// tpumac
module tpumac
 #(parameter BITS_AB=8,
   parameter BITS_C=16)
  (
   input clk, rst_n, WrEn, en,
   input signed [BITS_AB-1:0] Ain,
   input signed [BITS_AB-1:0] Bin,
   input signed [BITS_C-1:0] Cin,
   output reg signed [BITS_AB-1:0] Aout,
   output reg signed [BITS_AB-1:0] Bout,
   output reg signed [BITS_C-1:0] Cout
  );
Settings: LEC_CHECK=0, ABC_AREA=1, CAP_MARGIN=20, CELL_PAD_IN_SITES_GLOBAL_PLACEMENT=3, CORE_MARGIN=2, CORE_UTILIZATION=30, CTS_CLUSTER_DIAMETER=297, CTS_CLUSTER_SIZE=98, SLEW_MARGIN=20; clock period 3.67 ns.
run.sh (not shown) runs the stock make flow with config.mk's settings and CLKGATE_MAP_FILE=.
The first run ran to the end with violations: setup timing.
Rerun with:
==> flow/config.mk (replaced) <==
export PLATFORM = sky130hd
export DESIGN_NAME = tpumac
export DESIGN_NICKNAME = tpumac
export VERILOG_FILES = /design/flow/design.v
export SDC_FILE = /design/flow/constraint.sdc
export NUM_CORES = 4
export LEC_CHECK = 0
export CAP_MARGIN = 20
export CORE_MARGIN = 2
export CORE_UTILIZATION = 40
export SLEW_MARGIN = 20
==> flow/constraint.sdc (replaced) <==
create_clock -name core_clock -period 5.2 [get_ports {clk}]
set_input_delay 1.0400 -clock core_clock [delete_from_list [all_inputs] [get_ports {clk}]]
set_output_delay 1.0400 -clock core_clock [all_outputs]
set_load 0.01 [all_outputs]
The new run finished with timing, DRC and antenna clean.
Final cell count went down by a quarter to a third.
Area after synthesis went down by a few percent.
Worst setup slack improves by 1000 ps.
Synthesized cell count went down by a quarter to a third.
Final area went down by about a fifth.
Non-clock buffer count went down by 37.
Rerun with:
--- a/flow/config.mk
+++ b/flow/config.mk
@@ -8,4 +8,7 @@
 export CAP_MARGIN = 20
 export CORE_MARGIN = 2
-export CORE_UTILIZATION = 40
+export CORE_UTILIZATION = 72
+export CTS_CLUSTER_DIAMETER = 27
+export CTS_CLUSTER_SIZE = 25
+export PLACE_DENSITY_LB_ADDON = 0.25
 export SLEW_MARGIN = 20
What happened: This time the run failed in clock tree synthesis with DPL-0033. Die area decreases by 43%. Synthesized cell count does not change. Area after synthesis does not change.
Rerun with:
==> flow/config.mk (replaced) <==
export PLATFORM = sky130hd
export DESIGN_NAME = tpumac
export DESIGN_NICKNAME = tpumac
export VERILOG_FILES = /design/flow/design.v
export SDC_FILE = /design/flow/constraint.sdc
export NUM_CORES = 4
export LEC_CHECK = 0
export ABC_AREA = 1
export CAP_MARGIN = 20
export CORE_MARGIN = 2
export CORE_UTILIZATION = 40
export GPL_ROUTABILITY_DRIVEN = 0
export SLEW_MARGIN = 20
export TNS_END_PERCENT = 65
Outcome: With this change the flow passed the timing, design-rule and antenna checks. Die size rose by well over a third. Synthesized area rose by a few percent. Synthesized cell count rose by well over a third.

========
The RTL this note starts from:
==> flow/design.v <==
module tpumac
 #(parameter BITS_AB=8,
   parameter BITS_C=16)
  (
   input clk, rst_n, WrEn, en,
   input signed [BITS_AB-1:0] Ain,
   input signed [BITS_AB-1:0] Bin,
   input signed [BITS_C-1:0] Cin,
   output reg signed [BITS_AB-1:0] Aout,
   output reg signed [BITS_AB-1:0] Bout,
   output reg signed [BITS_C-1:0] Cout
  );
  reg signed [BITS_C-1:0] Mult;
  reg [BITS_C-1:0] Adder, CMux;
  assign Mult = Ain * Bin;
  assign Adder = Mult + Cout;
  assign CMux = WrEn ? Cin : Adder;
  always@(posedge clk, negedge rst_n) begin
	if (!rst_n) begin
		Aout <= '0;
		Bout <= '0;
		Cout <= '0;
	end
	else if (en) begin
		Aout <= Ain;
		Bout <= Bin;
		Cout <= CMux;
	end
  end
endmodule
export LEC_CHECK = 0
export CAP_MARGIN = 20
export CORE_MARGIN = 10
export CORE_UTILIZATION = 40
export CTS_CLUSTER_SIZE = 40
export GPL_ROUTABILITY_DRIVEN = 0
export PLACE_DENSITY_LB_ADDON = 0.12
export SLEW_MARGIN = 20
export TNS_END_PERCENT = 60
create_clock -name core_clock -period 5.2 [get_ports {clk}]
Edit:
- ABC_AREA: not set -> 1
- CORE_ASPECT_RATIO: not set -> 0.52
- CTS_CLUSTER_SIZE: 40 -> 34
- GPL_ROUTABILITY_DRIVEN: 0 -> 1
- HOLD_SLACK_MARGIN: not set -> 0.19
Clock-buffer cell count does not change.
Global-route usage rose by 3.2 points.
Hold slack got worse by 42 ps.
Cell count rose by 25%.
Via count rose by 25%.
Worst setup slack got worse by 10 ps.
Synthesized cell count rose by 39%.
Design area rose by 9.3%.
Edit:
- ABC_AREA: 1 -> not set
- CORE_ASPECT_RATIO: 0.52 -> not set
- CORE_MARGIN: 10 -> 2
- CORE_UTILIZATION: 40 -> 64
- CTS_CLUSTER_DIAMETER: not set -> 38
- CTS_CLUSTER_SIZE: 34 -> not set
- GPL_ROUTABILITY_DRIVEN: 1 -> not set
- HOLD_SLACK_MARGIN: 0.19 -> -0.08
- PLACE_DENSITY_LB_ADDON: 0.12 -> not set
- TNS_END_PERCENT: 60 -> not set
Die area went down by 55%. Fmax is about the same. Count of clock-buffer cells in the layout is higher by 2.
Edit:
- CORE_UTILIZATION: 64 -> 40
- CTS_CLUSTER_DIAMETER: 38 -> not set
- HOLD_SLACK_MARGIN: -0.08 -> not set
- PLACE_DENSITY_LB_ADDON: not set -> 0.06
- SETUP_SLACK_MARGIN: not set -> -0.24
The new run completed, yet does not pass: negative setup slack.
Final area rises by 0.49%.
Critical path depth falls by 3.
Die size rises by 57%.
Maximum frequency falls by 4.0%.
Cell count rises by 10%.
Global-route usage falls by 12 points.
Routed wire length falls by 7.6%.
Utilization falls by 32 points.
Via count falls by 4.3%.
Edit:
- CTS_CLUSTER_DIAMETER: not set -> 388
- CTS_CLUSTER_SIZE: not set -> 100
- PLACE_DENSITY_LB_ADDON: 0.06 -> not set
- SETUP_SLACK_MARGIN: -0.24 -> -0.22
The new run completed, yet does not pass: negative setup slack. Global-route usage decreases by 0.42 points. Synthesized area is unchanged. Wire length decreases by 2.5%. Non-clock buffer count is unchanged. Clock skew stays flat.
